onyx:
Design RegisterFile32Bits, start of the top module:
module RegisterFile32Bits(DataIn,DataA,DataB,RdAddress1,RdAddress2,WrtAddress,clk,Reset,Wenable);
Size: about 5200 cells after synthesis, about 1000 flip-flops.
make LEC_CHECK=0 CAP_MARGIN=20 CORE_MARGIN=2 CORE_UTILIZATION=72 CTS_CLUSTER_DIAMETER=354 CTS_CLUSTER_SIZE=22 HOLD_SLACK_MARGIN=0.29 SETUP_SLACK_MARGIN=-0.29 SLEW_MARGIN=20 finish   # period 3.81 ns
run.sh (not shown) runs the stock make flow with config.mk's settings and CLKGATE_MAP_FILE=.
Status onyx: flow complete, layout not clean - setup timing
### onyx -> raven
# onyx
export LEC_CHECK = 0
export CAP_MARGIN = 20
export CORE_MARGIN = 2
export CORE_UTILIZATION = 72
export CTS_CLUSTER_DIAMETER = 354
export CTS_CLUSTER_SIZE = 22
export HOLD_SLACK_MARGIN = 0.29
export SETUP_SLACK_MARGIN = -0.29
export SLEW_MARGIN = 20
create_clock -name core_clock -period 3.81 [get_ports {clk}]
# raven
export LEC_CHECK = 0
export CAP_MARGIN = 30
export CORE_MARGIN = 2
export CORE_UTILIZATION = 70
export CTS_CLUSTER_SIZE = 25
export HOLD_SLACK_MARGIN = 0.29
export MAX_ROUTING_LAYER = met4
export SETUP_SLACK_MARGIN = 0.51
export SLEW_MARGIN = 20
create_clock -name core_clock -period 3.78 [get_ports {clk}]
Results
- raven failed in 5_1_grt with GRT-0232.
- Re post-cts gate resize count: onyx and raven aren't equal, and the lower value belongs to onyx.
- Taking onyx as the reference point, the vertical die dimension of raven rises by about 1.4%.
- Starting utilization of the core area: lower on raven
- Against onyx, raven reports a H-tree depth that is higher.
- The lower setup slack after placement of onyx and raven is in onyx.
diff inputs: raven => violet
# raven
export LEC_CHECK = 0
export CAP_MARGIN = 30
export CORE_MARGIN = 2
export CORE_UTILIZATION = 70
export CTS_CLUSTER_SIZE = 25
export HOLD_SLACK_MARGIN = 0.29
export MAX_ROUTING_LAYER = met4
export SETUP_SLACK_MARGIN = 0.51
export SLEW_MARGIN = 20
create_clock -name core_clock -period 3.78 [get_ports {clk}]
# violet
export LEC_CHECK = 0
export ABC_AREA = 1
export CAP_MARGIN = 25
export CORE_MARGIN = 2
export CORE_UTILIZATION = 50
export CTS_CLUSTER_DIAMETER = 120
export CTS_CLUSTER_SIZE = 39
export GPL_ROUTABILITY_DRIVEN = 0
export GPL_TIMING_DRIVEN = 0
export HOLD_SLACK_MARGIN = 0.01
export MAX_ROUTING_LAYER = met5
export MIN_ROUTING_LAYER = met2
export PLACE_DENSITY_LB_ADDON = 0.17
export SLEW_MARGIN = 20
export TNS_END_PERCENT = 95
create_clock -name core_clock -period 9.78 [get_ports {clk}]
Results
- Die outline width in violet is 20% higher than in raven
- Lower total die size among raven and violet: raven
- Seen in the log of violet: GRT-0116 during 5_1_grt, after which the run never completed.
- Simple-gate share of the synthesized area: violet higher than raven
- Relative to raven, post-cts gate resize count decreased by 606 in violet.
- The net count entering floorplan in violet was higher than what raven gave.
- The higher number of buffers inserted during clock tree synthesis came out of raven.
- violet ended with more cell total after placement than raven.
- Total placed instance area went down slightly going from raven to violet.
> inputs changed (violet -> harbor)
# violet
export LEC_CHECK = 0
export ABC_AREA = 1
export CAP_MARGIN = 25
export CORE_MARGIN = 2
export CORE_UTILIZATION = 50
export CTS_CLUSTER_DIAMETER = 120
export CTS_CLUSTER_SIZE = 39
export GPL_ROUTABILITY_DRIVEN = 0
export GPL_TIMING_DRIVEN = 0
export HOLD_SLACK_MARGIN = 0.01
export MAX_ROUTING_LAYER = met5
export MIN_ROUTING_LAYER = met2
export PLACE_DENSITY_LB_ADDON = 0.17
export SLEW_MARGIN = 20
export TNS_END_PERCENT = 95
create_clock -name core_clock -period 9.78 [get_ports {clk}]
# harbor
export LEC_CHECK = 0
export CAP_MARGIN = 25
export CELL_PAD_IN_SITES_DETAIL_PLACEMENT = 2
export CORE_ASPECT_RATIO = 1.03
export CORE_MARGIN = 2
export CORE_UTILIZATION = 40
export CTS_CLUSTER_SIZE = 31
export GPL_ROUTABILITY_DRIVEN = 0
export MIN_ROUTING_LAYER = met1
export SETUP_SLACK_MARGIN = 0.84
export SLEW_MARGIN = 20
create_clock -name core_clock -period 4.42 [get_ports {clk}]
Findings:
- The log for harbor ends in 5_1_grt with error ODB-0269, so the run never completed.
- Summary of harbor over violet: Yosys chip area moved down, number of buffers added for setup after CTS moved up, chip height moved up, number of nets produced by synthesis moved down, aoi/oai-family share of the synthesized area moved down.
- harbor does better than violet on detailed placement HPWL.
- Largest non-sequential cell family by area: multiplexers -> harbor, simple AND/OR/NAND/NOR gates -> violet
- harbor — initial core utilization 9.8 points lower, violet as reference
- harbor — worst setup slack before clock tree synthesis 2.09 ns lower, violet as reference
- Die size deteriorates in harbor relative to violet.
